run A:
// argmax16
module argmax16 (
  input  logic         clk,
  input  logic         rstn,        
  input  logic         in_valid,
  input  logic [255:0] in_data,     
  output logic         out_valid,
  output logic [3:0]   out_idx
);
Size in the first run: about 1400 cells after synthesis, about 260 flip-flops, roughly 14000 um^2 of cells after synthesis.
Settings: LEC_CHECK=0, ABC_AREA=0, CAP_MARGIN=0, CELL_PAD_IN_SITES_GLOBAL_PLACEMENT=3, CORE_ASPECT_RATIO=0.61, CORE_MARGIN=10, CORE_UTILIZATION=40, CTS_CLUSTER_SIZE=91, GPL_TIMING_DRIVEN=0, HOLD_SLACK_MARGIN=0.05, MAX_ROUTING_LAYER=met4, SLEW_MARGIN=20, TNS_END_PERCENT=55; clock period 7.15 ns.
run.sh (not shown) runs the stock make flow with config.mk's settings and CLKGATE_MAP_FILE=.
From the logs: run A reached the end of the flow and failed the layout checks with negative setup slack.
--- input diff run A..run B ---
- CORE_ASPECT_RATIO: 0.61 -> unset
- HOLD_SLACK_MARGIN: 0.05 -> unset
- TNS_END_PERCENT: 55 -> 5
- CTS_CLUSTER_SIZE: 91 -> 100
- MAX_ROUTING_LAYER: met4 -> unset
- CORE_UTILIZATION: 40 -> 53
- ABC_AREA: 0 -> unset
- GPL_TIMING_DRIVEN: 0 -> unset
- CAP_MARGIN: 0 -> 20
- CELL_PAD_IN_SITES_GLOBAL_PLACEMENT: 3 -> unset
- SETUP_SLACK_MARGIN: unset -> 1.29
- CORE_MARGIN: 10 -> 2
- the clock period (ns, I/O delays scaled along): 7.15 -> 4.43
Results
FAIL for each of run A and run B
Relative to run A, the final instance area measured on run B has increased by more than 10%.
Run B: first-iteration DRC count higher than run A
Re worst hold slack: run B is 6.4 ps up on run A.
[inputs] run C vs run B
- clearing TNS_END_PERCENT, which used to be 5
- clearing CTS_CLUSTER_SIZE, which used to be 100
- swapping 53 for 40 in CORE_UTILIZATION
- clearing SETUP_SLACK_MARGIN, which used to be 1.29
- swapping 4.43 for 7.97 in the clock period (ns, I/O delays scaled along)
[summary]
Run C: no failed stages, no open violations at the end
Of run B and run C, run C shows the lower number of nets in the layout, with run B above it.
Violation count after the first detailed-route iteration, run B and run C: higher on run B
Run B ended up with sky130_fd_sc_hd__a2111oi_4 as its highest-delay cell along the critical path; run C ended up with sky130_fd_sc_hd__a211oi_2.
Taking run B as 1.0, run C lands at 0.56 on clock network power.
The higher net switching share of the total power came out of run B.
Routed wire length (run C vs. run B) decreases by more than a quarter
Final cell count without fillers: run C vs run B down 10%
Compared with run B, run C shows a lower met2 track demand over resource in global routing.
Run C improves on run B in total chip power.
Changes observed in run C relative to run B: post-route minimum period shows a reduction of 260 ps, worst setup slack saw an increase.
When the final numbers for run B and run C were put side by side, the count of non-CTS buffers in the layout turned out to be greater in run B.
#### Input delta (run D over run C)
- CTS_CLUSTER_SIZE newly set to 36
- SETUP_SLACK_MARGIN newly set to 0.68
- CORE_UTILIZATION changed from 40 to 72
- the clock period (ns, I/O delays scaled along) changed from 7.97 to 4.33
## What came out
- Run D vs. run C: core utilization at floorplan now sits higher, number of primary I/O pins now sits at about the same level, chip area estimate from yosys synthesis now sits at about the same level, placer's final routability congestion estimate now sits higher.
- Run C -> run D: count of mapped cells out of synthesis delta 0, exact match
- Compared with run C, in run D die width went down 47 um, vertical die size went down 47 um, number of placement rows went down about 26%, floorplan core area went down 45%, number of nets at floorplan held.
- Run C fits on a die that is larger than the die of run D.
- Run D did not finish; the tool stopped in detailed placement (3_5_place_dp) with error DPL-0038.

---

tundra:
Starting RTL as in the previous note.
export LEC_CHECK = 0
export ABC_AREA = 1
export CAP_MARGIN = 20
export CORE_MARGIN = 2
export CORE_UTILIZATION = 72
export CTS_CLUSTER_DIAMETER = 381
export CTS_CLUSTER_SIZE = 36
export HOLD_SLACK_MARGIN = 0.3
export PLACE_DENSITY_LB_ADDON = 0.13
export SETUP_SLACK_MARGIN = 1.11
export SLEW_MARGIN = 20
create_clock -name core_clock -period 3.77 [get_ports {clk}]
No final results exist for tundra, since it was stopped by error DPL-0038 during detailed placement (3_5_place_dp).
The inputs of fjord differ from those of tundra as listed below.
- CTS_CLUSTER_DIAMETER: 381 -> unset
- PLACE_DENSITY_LB_ADDON: 0.13 -> unset
- SETUP_SLACK_MARGIN: 1.11 -> unset
- CTS_CLUSTER_SIZE: 36 -> unset
- HOLD_SLACK_MARGIN: 0.3 -> unset
- ABC_AREA: 1 -> unset
- CORE_UTILIZATION: 72 -> 58
- the clock period (ns, I/O delays scaled along): 3.77 -> 4.43
[compare] base=tundra new=fjord: register bit count reported by yosys essentially unchanged, proportion of synthesized area in mux cells increased 7.4 points, die extent in y has increased. Re synthesized cell count: tundra and fjord aren't equal, and the higher value belongs to tundra. From tundra to fjord the numbers moved as follows: total number of placement rows increased about 8%; chip area estimate from yosys synthesis decreased about 8%; post-synthesis net count decreased 559; area of the die increased 13%. Changes observed in fjord relative to tundra: horizontal die dimension higher; post-synthesis sequential area ratio higher. fjord | ERROR | global routing (5_1_grt).
Edits applied to the flow inputs when going from fjord to sierra:
- SETUP_SLACK_MARGIN newly set to 1.29
- CORE_UTILIZATION changed from 58 to 48
[summary]
- Diff fjord..sierra | number of hold buffers added after CTS | unchanged
- Number of buffers inserted by post-CTS setup repair, sierra vs fjord: down by more than a quarter
- Status: maximum buffer depth of the clock tree parity (fjord, sierra)
- [sierra] flow finished | final checks: failed | reasons: negative setup slack
Input-level comparison between ember and sierra:
- PLACE_DENSITY newly set to 0.36
- CORE_UTILIZATION changed from 48 to 62
- CTS_CLUSTER_SIZE newly set to 98
- CTS_CLUSTER_DIAMETER newly set to 382
- SETUP_SLACK_MARGIN changed from 1.29 to 0.7
- the clock period (ns, I/O delays scaled along) changed from 4.43 to 3.99
### Flow results
- ember did not finish; a tool error ended it in clock tree synthesis (4_1_cts).
- Delta(number of placement rows, ember - sierra) < 0
- Diff sierra..ember | cell count after synthesis | unchanged
- Measured against ember, the HPWL after detailed placement of sierra comes out at 0.861 times the reference value.
- As of ember, core outline area had fallen by more than 10% compared to sierra.
- In the tables for ember and sierra, die area reads lower with ember.
- Side by side, core utilization at floorplan turned out higher in ember than in sierra.
- From sierra to ember the numbers moved as follows: post-synthesis sequential area ratio held steady; area after synthesis held steady.

---

argmax16 again, from the RTL that the note above started with.
## argmax16
module argmax16 (
  input  logic         clk,
  input  logic         rstn,        
  input  logic         in_valid,
  input  logic [255:0] in_data,     
  output logic         out_valid,
  output logic [3:0]   out_idx
);
  logic [255:0] data_q;
  logic         valid_q;
  logic [3:0]   idx_c;
  always_ff @(posedge clk or negedge rstn) begin
    if (!rstn) begin
      valid_q   <= 1'b0;
      out_valid <= 1'b0;
    end else begin
      valid_q   <= in_valid;
      out_valid <= valid_q;
    end
  end
  always_ff @(posedge clk) begin
    data_q  <= in_data;
    out_idx <= idx_c;
  end
  comparator #(
    .DATA_WIDTH  (16),
    .BINARY_TREE (1),
    .NUM_INPUTS  (16)
  ) u_cmp (
    .cmp_ip (data_q),
    .out    (idx_c)
  );
endmodule
export LEC_CHECK = 0
export ABC_AREA = 1
export CAP_MARGIN = 20
export CORE_MARGIN = 2
export CORE_UTILIZATION = 68
export CTS_CLUSTER_DIAMETER = 243
export CTS_CLUSTER_SIZE = 39
export GPL_TIMING_DRIVEN = 1
export HOLD_SLACK_MARGIN = 0.28
export MAX_ROUTING_LAYER = met5
export PLACE_DENSITY = 0.78
export SLEW_MARGIN = 20
export TNS_END_PERCENT = 55
create_clock -name core_clock -period 5.35 [get_ports {clk}]
The first run ended with an error in 4_1_cts with DPL-0038.
Edit:
ABC_AREA = default   (was 1)
CORE_UTILIZATION = 63   (was 68)
CTS_CLUSTER_DIAMETER = default   (was 243)
CTS_CLUSTER_SIZE = default   (was 39)
GPL_TIMING_DRIVEN = default   (was 1)
HOLD_SLACK_MARGIN = default   (was 0.28)
MAX_ROUTING_LAYER = default   (was met5)
PLACE_DENSITY = default   (was 0.78)
PLACE_DENSITY_LB_ADDON = 0.29   (was default)
TNS_END_PERCENT = default   (was 55)
clock period = 8.5 ns   (was 5.35 ns; I/O delays follow)
Outcome:
- With this change the flow went through all stages and came out clean
- die size goes down by 0.98%
- area after synthesis shrinks by 8.3%
- synthesized cell count goes down by 28%
Edit:
CORE_UTILIZATION = 58   (was 63)
CTS_CLUSTER_SIZE = 51   (was default)
HOLD_SLACK_MARGIN = 0.29   (was default)
PLACE_DENSITY_LB_ADDON = 0.04   (was 0.29)
SETUP_SLACK_MARGIN = 1.26   (was default)
TNS_END_PERCENT = 5   (was default)
clock period = 4.43 ns   (was 8.5 ns; I/O delays follow)
After rerunning:
- The new run ended with an error in 5_1_grt (GRT-0232)
- synthesized cell count does not change
- synthesized area is unchanged
- die size goes up by 8.4%
Edit:
CORE_UTILIZATION = 54   (was 58)
CTS_CLUSTER_SIZE = default   (was 51)
HOLD_SLACK_MARGIN = default   (was 0.29)
Outcome: The changed run completed and failed the layout checks on setup timing. Area after synthesis is unchanged. Die size goes up by about 7%. Synthesized cell count does not change.
Edit:
CORE_UTILIZATION = 31   (was 54)
PLACE_DENSITY_LB_ADDON = default   (was 0.04)
SETUP_SLACK_MARGIN = default   (was 1.26)
TNS_END_PERCENT = default   (was 5)
clock period = 7.97 ns   (was 4.43 ns; I/O delays follow)
Effect: The changed run finished with timing, DRC and antenna clean. First-iteration DRC count drops by well over a third. Final area drops by about a fifth. Maximum frequency climbs slightly. Core utilization drops by 45 points. Count of clock-buffer cells in the layout climbs by 9. Wire length drops by about a fifth. Clock skew climbs by 0.0079 ns. Cell count drops by a few percent. Worst setup slack is better by 3.6 ns. Non-clock buffer count drops by 367. Via count drops by about a fifth.

---

argmax16 again, from the RTL that the note above started with.
// argmax16
module argmax16 (
  input  logic         clk,
  input  logic         rstn,        
  input  logic         in_valid,
  input  logic [255:0] in_data,     
  output logic         out_valid,
  output logic [3:0]   out_idx
);
Settings: LEC_CHECK=0, ABC_AREA=1, CAP_MARGIN=30, CELL_PAD_IN_SITES_DETAIL_PLACEMENT=1, CELL_PAD_IN_SITES_GLOBAL_PLACEMENT=3, CORE_MARGIN=8, CORE_UTILIZATION=68, CTS_CLUSTER_DIAMETER=243, CTS_CLUSTER_SIZE=39, GPL_TIMING_DRIVEN=1, MAX_ROUTING_LAYER=met4, PLACE_DENSITY=0.67, SLEW_MARGIN=5, TNS_END_PERCENT=40; clock period 6.89 ns.
The first run stopped in global placement without I/O (GPL-0301).
Next try:
Settings changed: ABC_AREA 1 to default, CAP_MARGIN 30 to 20, CELL_PAD_IN_SITES_DETAIL_PLACEMENT 1 to default, CELL_PAD_IN_SITES_GLOBAL_PLACEMENT 3 to default, CORE_MARGIN 8 to 2, CORE_UTILIZATION 68 to 50, CTS_CLUSTER_DIAMETER 243 to default, CTS_CLUSTER_SIZE 39 to default, GPL_TIMING_DRIVEN 1 to default, MAX_ROUTING_LAYER met4 to default, PLACE_DENSITY 0.67 to default, SLEW_MARGIN 5 to 20, TNS_END_PERCENT 40 to 5.
Clock period 6.89 ns to 4.43 ns, I/O delays scaled along.
What happened: With this change the flow completed and failed the layout checks on setup timing; area after synthesis fell by 8.3%; die size rose by 6.7%; synthesized cell count fell by 28%.

---

Setup of PW:
The RTL this note starts from:
==> flow/design.v <==
module comparator 
#(
  parameter DATA_WIDTH  = 16,
  parameter BINARY_TREE = 1,
  parameter NUM_INPUTS  = 16
)
(
  input  logic [NUM_INPUTS-1:0][DATA_WIDTH-1 : 0] cmp_ip,
  output logic [$clog2(NUM_INPUTS)-1 :0]  out
);
  generate if (BINARY_TREE == 0) begin
    always_comb begin
      out      = '0;
      for (int i =0; i < NUM_INPUTS; ++i) begin
        if (cmp_ip[i] > cmp_ip[out]) begin
          out      = i;
        end
      end
    end
  end else begin
    logic [$clog2(NUM_INPUTS)-1 : 0] out_stg[$clog2(NUM_INPUTS) + 1][NUM_INPUTS];
    logic [DATA_WIDTH-1 : 0]         cmp_stg[$clog2(NUM_INPUTS) + 1][NUM_INPUTS];
    always_comb begin
      for (int i = 0; i < NUM_INPUTS; i++) begin
        cmp_stg[0][i]  = cmp_ip[i];
        out_stg[0][i]  = i;
      end
      for (int i = 0;i < $clog2(NUM_INPUTS); i++) begin
        for (int j = 0;j < NUM_INPUTS; ++j) begin
          out_stg[i+1][j]    = 'X;
          cmp_stg[i+1][j]    = 'X;
        end
      end
      for (int i = 0;i < $clog2(NUM_INPUTS); i++) begin
        for (int j = 0;j < (NUM_INPUTS/2**i); j= j+2) begin
          if (cmp_stg[i][j] > cmp_stg[i][j+1]) begin
            out_stg[i+1][j/2]    = out_stg[i][j];
            cmp_stg[i+1][j/2]    = cmp_stg[i][j];
          end else begin
            out_stg[i+1][j/2]    = out_stg[i][j+1];
            cmp_stg[i+1][j/2]    = cmp_stg[i][j+1];
          end
        end
      end
      out   = out_stg[$clog2(NUM_INPUTS)][0];
    end
  end
  endgenerate
endmodule
module argmax16 (
  input  logic         clk,
  input  logic         rstn,        
  input  logic         in_valid,
  input  logic [255:0] in_data,     
  output logic         out_valid,
  output logic [3:0]   out_idx
);
  logic [255:0] data_q;
  logic         valid_q;
  logic [3:0]   idx_c;
  always_ff @(posedge clk or negedge rstn) begin
    if (!rstn) begin
      valid_q   <= 1'b0;
      out_valid <= 1'b0;
    end else begin
      valid_q   <= in_valid;
      out_valid <= valid_q;
    end
  end
  always_ff @(posedge clk) begin
    data_q  <= in_data;
    out_idx <= idx_c;
  end
  comparator #(
    .DATA_WIDTH  (16),
    .BINARY_TREE (1),
    .NUM_INPUTS  (16)
  ) u_cmp (
    .cmp_ip (data_q),
    .out    (idx_c)
  );
endmodule
make LEC_CHECK=0 ABC_AREA=1 CAP_MARGIN=20 CORE_MARGIN=2 CORE_UTILIZATION=72 CTS_CLUSTER_DIAMETER=381 CTS_CLUSTER_SIZE=72 HOLD_SLACK_MARGIN=0.3 PLACE_DENSITY_LB_ADDON=0.13 SETUP_SLACK_MARGIN=-0.15 SLEW_MARGIN=20 finish   # period 3.68 ns
Stage in which a tool error killed PW: detailed placement (3_5_place_dp).
Here is what was changed in the inputs of AL compared with PW.
==> flow/config.mk <==
export PLATFORM = sky130hd
export DESIGN_NAME = argmax16
export DESIGN_NICKNAME = argmax16
export VERILOG_FILES = /design/flow/design.v
export SDC_FILE = /design/flow/constraint.sdc
export NUM_CORES = 4
export LEC_CHECK = 0
export CAP_MARGIN = 20
export CORE_ASPECT_RATIO = 1.89
export CORE_MARGIN = 10
export CORE_UTILIZATION = 40
export CTS_CLUSTER_SIZE = 91
export MAX_ROUTING_LAYER = met4
export SLEW_MARGIN = 20
==> flow/constraint.sdc <==
create_clock -name core_clock -period 7.15 [get_ports {clk}]
set_input_delay 1.4300 -clock core_clock [delete_from_list [all_inputs] [get_ports {clk}]]
set_output_delay 1.4300 -clock core_clock [all_outputs]
set_load 0.01 [all_outputs]
--- outcome ---
AL against PW; number of rows in the core area is up by more than half.
PW has a higher simple-gate area share of the yosys netlist than AL.
Looking at main combinational cell family by area after synthesis, the simple AND/OR/NAND/NOR gates result is from PW; the adder cells one comes from AL.
PW has a lower die footprint than AL.
Complete run, failing final checks: AL, reason negative setup slack.

---

== build 30 ==
// argmax16: RTL as listed in full above, without the edits since
Settings: LEC_CHECK=0, ABC_AREA=1, CAP_MARGIN=15, CELL_PAD_IN_SITES_GLOBAL_PLACEMENT=2, CORE_ASPECT_RATIO=1.11, CORE_MARGIN=3, CORE_UTILIZATION=63, CTS_CLUSTER_SIZE=88, GPL_TIMING_DRIVEN=0, MAX_ROUTING_LAYER=met5, MIN_ROUTING_LAYER=met1, PLACE_DENSITY_LB_ADDON=0.14, SLEW_MARGIN=20, TNS_END_PERCENT=65; clock period 4.86 ns.
Build 30 failed in global placement without I/O with FLW-0024.
Input-level comparison between build 80 and build 30:
# build 30
export LEC_CHECK = 0
export ABC_AREA = 1
export CAP_MARGIN = 15
export CELL_PAD_IN_SITES_GLOBAL_PLACEMENT = 2
export CORE_ASPECT_RATIO = 1.11
export CORE_MARGIN = 3
export CORE_UTILIZATION = 63
export CTS_CLUSTER_SIZE = 88
export GPL_TIMING_DRIVEN = 0
export MAX_ROUTING_LAYER = met5
export MIN_ROUTING_LAYER = met1
export PLACE_DENSITY_LB_ADDON = 0.14
export SLEW_MARGIN = 20
export TNS_END_PERCENT = 65
create_clock -name core_clock -period 4.86 [get_ports {clk}]
# build 80
export LEC_CHECK = 0
export CAP_MARGIN = 20
export CORE_MARGIN = 2
export CORE_UTILIZATION = 40
export SLEW_MARGIN = 20
create_clock -name core_clock -period 8.5 [get_ports {clk}]
- Build 80 | stages: all done | timing, DRC, antenna: all pass
- The post-synth net total in build 80 was lower than what build 30 gave.
- When build 80 is set beside build 30, its area of the mapped netlist turns out to be about 8% smaller.
- Relative to build 30, synthesized area per cell increased by about 27% in build 80.
Edits applied to the flow inputs when going from build 80 to build 74:
# build 80
export LEC_CHECK = 0
export CAP_MARGIN = 20
export CORE_MARGIN = 2
export CORE_UTILIZATION = 40
export SLEW_MARGIN = 20
create_clock -name core_clock -period 8.5 [get_ports {clk}]
# build 74
export LEC_CHECK = 0
export CAP_MARGIN = 20
export CORE_MARGIN = 2
export CORE_UTILIZATION = 50
export SETUP_SLACK_MARGIN = 1.29
export SLEW_MARGIN = 20
create_clock -name core_clock -period 4.43 [get_ports {clk}]
Notes after the runs:
Build 74: all stages done; final checks FAILED (setup timing). Taking build 80 as the reference point, the share of cell area taken by flip-flops and latches of build 74 falls by 5.9 points. Diff build 80 -> build 74: global-route usage up 9.7 points, layout net count up 425, data required time of the critical path down 4.08 ns, met3 demand-to-capacity share in global routing up 2.6 points, final number of setup-violating endpoints up 4. Build 74 vs build 80 on maximum fanout encountered on the critical timing path: build 74 is the lower one. Looking at routed via count, build 74 sits 2,574 higher than build 80 does. In build 74 the fraction of area in multi-input gates turned out 3.6 points lower than in build 80.
Power is estimated from default activity; no workload was simulated.
